==> flow/design.v <==
`timescale 1ns/100ps
module mult(
	input 			clk,				
	input 			rst_n,				
	input 			pipe_flush,				
	input 	[63:0] 	a,				
	input 	[63:0] 	b,				
	output 	[63:0] 	result				
);
	wire [63:0] result_tmp;
	reg [63:0] pipe_reg_0;
	reg [63:0] pipe_reg_1;
	assign result_tmp = a*b;
	assign result = pipe_reg_1;
	always@(posedge clk or negedge rst_n) begin
		if(~rst_n) begin
			pipe_reg_0 <= 0;
			pipe_reg_1 <= 0;
		end
		else if(pipe_flush) begin
			pipe_reg_0 <= 0;
			pipe_reg_1 <= 0;
		end
		else begin
			pipe_reg_0 <= result_tmp;
			pipe_reg_1 <= pipe_reg_0;
		end
	end
endmodule  
`timescale 1ns/100ps
module mult_top(
	input 							clk, 
	input							rst_n,
	input							pipe_flush,
	input 			[32-1:0] 	mcand,
	input 			[32-1:0] 	mplier,
	input 			[4:0]	 		func,
	output logic 	[32-1:0] 	result
);
	localparam [4:0] ALU_ADD    = 5'h00;
	localparam [4:0] ALU_MUL    = 5'h0a;
	localparam [4:0] ALU_MULH   = 5'h0b;
	localparam [4:0] ALU_MULHSU = 5'h0c;
	localparam [4:0] ALU_MULHU  = 5'h0d;
	logic [32-1:0] mcand_in, mplier_in;
    logic signed [32-1:0] signed_mcand_in, signed_mplier_in;
    logic [2*32-1:0] product_out;
	logic signed [2*32-1:0] signed_product_out;
	logic [4:0] func_d0;
	logic [4:0] func_d1;
	assign mcand_in = mcand;
    assign mplier_in = mplier;
    assign signed_mcand_in = mcand;
    assign signed_mplier_in = mplier;
	always@(posedge clk or negedge rst_n) begin 
		if(~rst_n)begin 
			func_d0 <= ALU_ADD;
			func_d1 <= ALU_ADD;
		end
		else if(pipe_flush)begin
			func_d0 <= ALU_ADD;
			func_d1 <= ALU_ADD;
		end
		else begin
			func_d0 <= func;
			func_d1 <= func_d0;
		end
	end
    always_comb begin
        case(func_d1)
            ALU_MUL:	begin
            	result = signed_product_out[32-1:0];
            end    
            ALU_MULH:	begin
            	result = signed_product_out[2*32-1:32];
            end   
            ALU_MULHSU:	begin
            	result = product_out[2*32-1:32];
            end
            ALU_MULHU:	begin
            	result = product_out[2*32-1:32];
            end  
            default:	begin
            	result = 32'hfacebeec;   
            end    
        endcase
    end
	mult u_mult_signed(
		.clk(clk),
		.rst_n(rst_n),
		.pipe_flush(pipe_flush),
		.a({{32{signed_mcand_in[31]}},signed_mcand_in}),
		.b({{32{signed_mplier_in[31]}},signed_mplier_in}),
		.result(signed_product_out)
	);
	mult u_mult_unsigned(
		.clk(clk),
		.rst_n(rst_n),
		.pipe_flush(pipe_flush),
		.a({{32{mcand_in[31] & (func == ALU_MULHSU)}},mcand_in}),
		.b({32'b0,mplier_in}),
		.result(product_out)
	);
endmodule
clock: 8.68 ns
lec_check: 0
cap_margin: 20
core_margin: 2
core_utilization: 71
cts_cluster_size: 33
setup_slack_margin: 2.47
slew_margin: 20
run.sh (not shown) runs the stock make flow with config.mk's settings and CLKGATE_MAP_FILE=.
The starting point stopped in 5_1_grt.
==> next run, changes <==
--- a/flow/config.mk
+++ b/flow/config.mk
@@ -9,5 +9,5 @@
 export CORE_MARGIN = 2
-export CORE_UTILIZATION = 71
-export CTS_CLUSTER_SIZE = 33
-export SETUP_SLACK_MARGIN = 2.47
+export CORE_UTILIZATION = 72
+export MAX_ROUTING_LAYER = met4
+export PLACE_DENSITY_LB_ADDON = 0.01
 export SLEW_MARGIN = 20
==> flow/constraint.sdc (replaced) <==
create_clock -name core_clock -period 8.84 [get_ports {clk}]
set_input_delay 1.7680 -clock core_clock [delete_from_list [all_inputs] [get_ports {clk}]]
set_output_delay 1.7680 -clock core_clock [all_outputs]
set_load 0.01 [all_outputs]
Result: The new run ended with an error in 5_1_grt. Die area is lower slightly. Synthesized cell count is unchanged. Area after synthesis does not change.
==> next run, changes <==
--- a/flow/config.mk
+++ b/flow/config.mk
@@ -9,5 +9,3 @@
 export CORE_MARGIN = 2
-export CORE_UTILIZATION = 72
-export MAX_ROUTING_LAYER = met4
-export PLACE_DENSITY_LB_ADDON = 0.01
+export CORE_UTILIZATION = 59
 export SLEW_MARGIN = 20
==> flow/constraint.sdc (replaced) <==
create_clock -name core_clock -period 12.2 [get_ports {clk}]
set_input_delay 2.4400 -clock core_clock [delete_from_list [all_inputs] [get_ports {clk}]]
set_output_delay 2.4400 -clock core_clock [all_outputs]
set_load 0.01 [all_outputs]
After rerunning:
- Now the flow finished with timing, DRC and antenna clean
- area after synthesis is unchanged
- die area grows by 22%
- synthesized cell count stays the same
==> next run, changes <==
--- a/flow/config.mk
+++ b/flow/config.mk
@@ -9,3 +9,5 @@
 export CORE_MARGIN = 2
-export CORE_UTILIZATION = 59
+export CORE_UTILIZATION = 71
+export CTS_CLUSTER_SIZE = 37
+export SETUP_SLACK_MARGIN = 2.49
 export SLEW_MARGIN = 20
==> flow/constraint.sdc (replaced) <==
create_clock -name core_clock -period 8.68 [get_ports {clk}]
set_input_delay 1.7360 -clock core_clock [delete_from_list [all_inputs] [get_ports {clk}]]
set_output_delay 1.7360 -clock core_clock [all_outputs]
set_load 0.01 [all_outputs]
This time the run aborted during 5_1_grt, error GRT-0232.
Synthesized area does not change.
Die area falls by about a fifth.
Synthesized cell count does not change.


## v27
RTL: the design.v shown in full above, as it stands there.
Settings: LEC_CHECK=0, CAP_MARGIN=20, CORE_MARGIN=2, CORE_UTILIZATION=40, SLEW_MARGIN=20; clock period 12.2 ns.
diff inputs: v27 => v48
Settings: setting PLACE_DENSITY_LB_ADDON to 0.3 for the first time; setting CTS_CLUSTER_DIAMETER to 28 for the first time; changing CORE_UTILIZATION from 40 to 72; changing the clock period (ns, I/O delays scaled along) from 12.2 to 11.0.
==> comparison <==
v48 contains more vias than v27.
Against v27, v48 reports a overall fraction of global-route tracks in use that is higher.
[compare] base=v27 new=v48: final cell count went down; max-slew violation count stayed essentially flat.
Compared to v27, v48 was floorplanned on a smaller die.
Changes observed in v48 relative to v27: wire length decreased by about 2.4% relative to the old numbers, final standard cell utilization of the core went up by 34 points, largest fanout on the critical path higher.
Diff v27..v48 | cell area after layout | negligible
The inputs of v35 differ from those of v48 as listed below.
Settings: CTS_CLUSTER_DIAMETER removed (was 28); SETUP_SLACK_MARGIN newly set to 2.59; MAX_ROUTING_LAYER newly set to met4; PLACE_DENSITY_LB_ADDON changed from 0.3 to 0.01; the clock period (ns, I/O delays scaled along) changed from 11.0 to 8.69.
==> results <==
Both conditions hold for v48: the flow ran to the end and the final layout passed the timing, DRC and antenna checks. v35: it failed during 5_1_grt, and the tool reported GRT-0116. Relative to v48, number of buffers added for setup after CTS has increased by 175 in v35. Going from v48 to v35, half-perimeter wire length of the detailed placement result +about 18%; number of instances resized during post-cts repair shows an increase of 566; worst setup timing slack at the placement stage fell by 1310 ps. Summary of v35 over v48: unique cell type count in the Yosys netlist about even; placed standard-cell area saw an increase. v35 vs. v48: number of CTS-inserted buffers went down by 12.
[inputs] v40 vs v35
Settings: MAX_ROUTING_LAYER removed (was met4); SETUP_SLACK_MARGIN changed from 2.59 to -0.25; CORE_UTILIZATION changed from 72 to 68; PLACE_DENSITY_LB_ADDON removed (was 0.01); the clock period (ns, I/O delays scaled along) changed from 8.69 to 8.68.
Notes after the runs:
Final checks on v40, whose flow otherwise completed, came back failing, citing negative setup slack. On standard cell core area, v40 does worse than v35. As far as number of buffers created by CTS is concerned, v35 and v40 perform about the same. The post-detailed-placement half-perimeter wirelength of v40 is lower than that of v35.


Setup of exp/fjord:
Starts from the design.v that is shown in full above.
==> flow/config.mk <==
export PLATFORM = sky130hd
export DESIGN_NAME = mult_top
export DESIGN_NICKNAME = mult_top
export VERILOG_FILES = /design/flow/design.v
export SDC_FILE = /design/flow/constraint.sdc
export NUM_CORES = 4
export LEC_CHECK = 0
export CAP_MARGIN = 20
export CELL_PAD_IN_SITES_DETAIL_PLACEMENT = 2
export CORE_MARGIN = 10
export CORE_UTILIZATION = 40
export CTS_CLUSTER_DIAMETER = 125
export CTS_CLUSTER_SIZE = 57
export GPL_ROUTABILITY_DRIVEN = 0
export MAX_ROUTING_LAYER = met4
export MIN_ROUTING_LAYER = met2
export SLEW_MARGIN = 15
export TNS_END_PERCENT = 10
==> flow/constraint.sdc <==
create_clock -name core_clock -period 13.0 [get_ports {clk}]
set_input_delay 2.6000 -clock core_clock [delete_from_list [all_inputs] [get_ports {clk}]]
set_output_delay 2.6000 -clock core_clock [all_outputs]
set_load 0.01 [all_outputs]
Flow for exp/fjord halted at global routing, error code GRT-0116.
> inputs changed (exp/fjord -> exp/maple)
# exp/fjord
export LEC_CHECK = 0
export CAP_MARGIN = 20
export CELL_PAD_IN_SITES_DETAIL_PLACEMENT = 2
export CORE_MARGIN = 10
export CORE_UTILIZATION = 40
export CTS_CLUSTER_DIAMETER = 125
export CTS_CLUSTER_SIZE = 57
export GPL_ROUTABILITY_DRIVEN = 0
export MAX_ROUTING_LAYER = met4
export MIN_ROUTING_LAYER = met2
export SLEW_MARGIN = 15
export TNS_END_PERCENT = 10
create_clock -name core_clock -period 13.0 [get_ports {clk}]
# exp/maple
export LEC_CHECK = 0
export CAP_MARGIN = 20
export CORE_MARGIN = 2
export CORE_UTILIZATION = 40
export SLEW_MARGIN = 20
create_clock -name core_clock -period 13.0 [get_ports {clk}]
Notes after the runs:
exp/fjord -> exp/maple: number of cells produced by synthesis delta 0, exact match
The floorplan-stage core utilization was comparable across exp/fjord and exp/maple.
Lower number of gates given a new drive strength after cts goes to exp/maple over exp/fjord.
Going from exp/fjord to exp/maple, the die area was shrunk.
Summary: with exp/fjord as the reference, detailed placer's ending HPWL in exp/maple moved down by more than a quarter.
The flow did not stop early for exp/maple: all stages ran, and the layout cleared the timing, DRC and antenna checks.
Delta (exp/maple minus exp/fjord): cell count after placement flat, placed instance area roughly the same, number of buffers created by CTS climbed 16.
Compared with exp/fjord, exp/maple shows height of the die lower by 3.5%.
The run showing the greater post-place setup slack is exp/maple.
[inputs] exp/sierra vs exp/maple
# exp/maple
export LEC_CHECK = 0
export CAP_MARGIN = 20
export CORE_MARGIN = 2
export CORE_UTILIZATION = 40
export SLEW_MARGIN = 20
create_clock -name core_clock -period 13.0 [get_ports {clk}]
# exp/sierra
export LEC_CHECK = 0
export CAP_MARGIN = 20
export CORE_MARGIN = 2
export CORE_UTILIZATION = 68
export CTS_CLUSTER_SIZE = 37
export MAX_ROUTING_LAYER = met4
export SLEW_MARGIN = 20
create_clock -name core_clock -period 8.84 [get_ports {clk}]
### Flow results
- Status | exp/maple and exp/sierra | clean except exp/sierra
- STATUS run=exp/sierra STAGES=ALL_DONE FINAL_CHECKS=FAILED CAUSE=setup timing
- exp/sierra: transition time at the pin with the least slew margin lower than exp/maple
- Going from exp/maple to exp/sierra, worst path arrival time shrinks by 1800 ps.
- For unique cell type count in the Yosys netlist, exp/sierra and exp/maple come out practically identical.
- Compared with exp/maple, exp/sierra ends up with more cell area.
- The core of exp/sierra is more densely filled than that of exp/maple.
- [diff] violation tally from detailed-route iteration zero, exp/sierra relative to exp/maple: regression
- Compared with exp/maple, first-pass GRT wire length in exp/sierra increased by more than 10%.
- Looking at smallest setup slack after layout, exp/sierra sits 2330 ps lower than exp/maple does.
- Status: critical path depth parity (exp/maple, exp/sierra)
- Wire: exp/sierra routes more than exp/maple
> inputs changed (exp/sierra -> exp/amber)
# exp/sierra
export LEC_CHECK = 0
export CAP_MARGIN = 20
export CORE_MARGIN = 2
export CORE_UTILIZATION = 68
export CTS_CLUSTER_SIZE = 37
export MAX_ROUTING_LAYER = met4
export SLEW_MARGIN = 20
create_clock -name core_clock -period 8.84 [get_ports {clk}]
# exp/amber
export LEC_CHECK = 0
export CAP_MARGIN = 20
export CORE_ASPECT_RATIO = 0.89
export CORE_MARGIN = 2
export CORE_UTILIZATION = 40
export MAX_ROUTING_LAYER = met4
export PLACE_DENSITY_LB_ADDON = 0.29
export SLEW_MARGIN = 20
create_clock -name core_clock -period 13.0 [get_ports {clk}]
Findings:
sky130_fd_sc_hd__clkdlybuf4s50_1 as the standard cell with the maximum stage delay on the critical path was reported by exp/amber, and sky130_fd_sc_hd__fa_1 by exp/sierra.
exp/amber ends up with a wire length of the first global-routing pass that is about 11% lower than in exp/sierra.
Against exp/sierra as the reference, exp/amber delivers a higher count of clock-buffer cells in the layout.
Between exp/amber and exp/sierra, the placeable core region is higher for exp/amber.
Between exp/sierra and exp/amber, the hold slack figures differ only marginally.
exp/amber against exp/sierra: final cycle utilization of the critical path decreased by 26 points relative to the old numbers; utilization saw a decrease.
exp/amber | status: complete | timing, DRC, antenna: pass
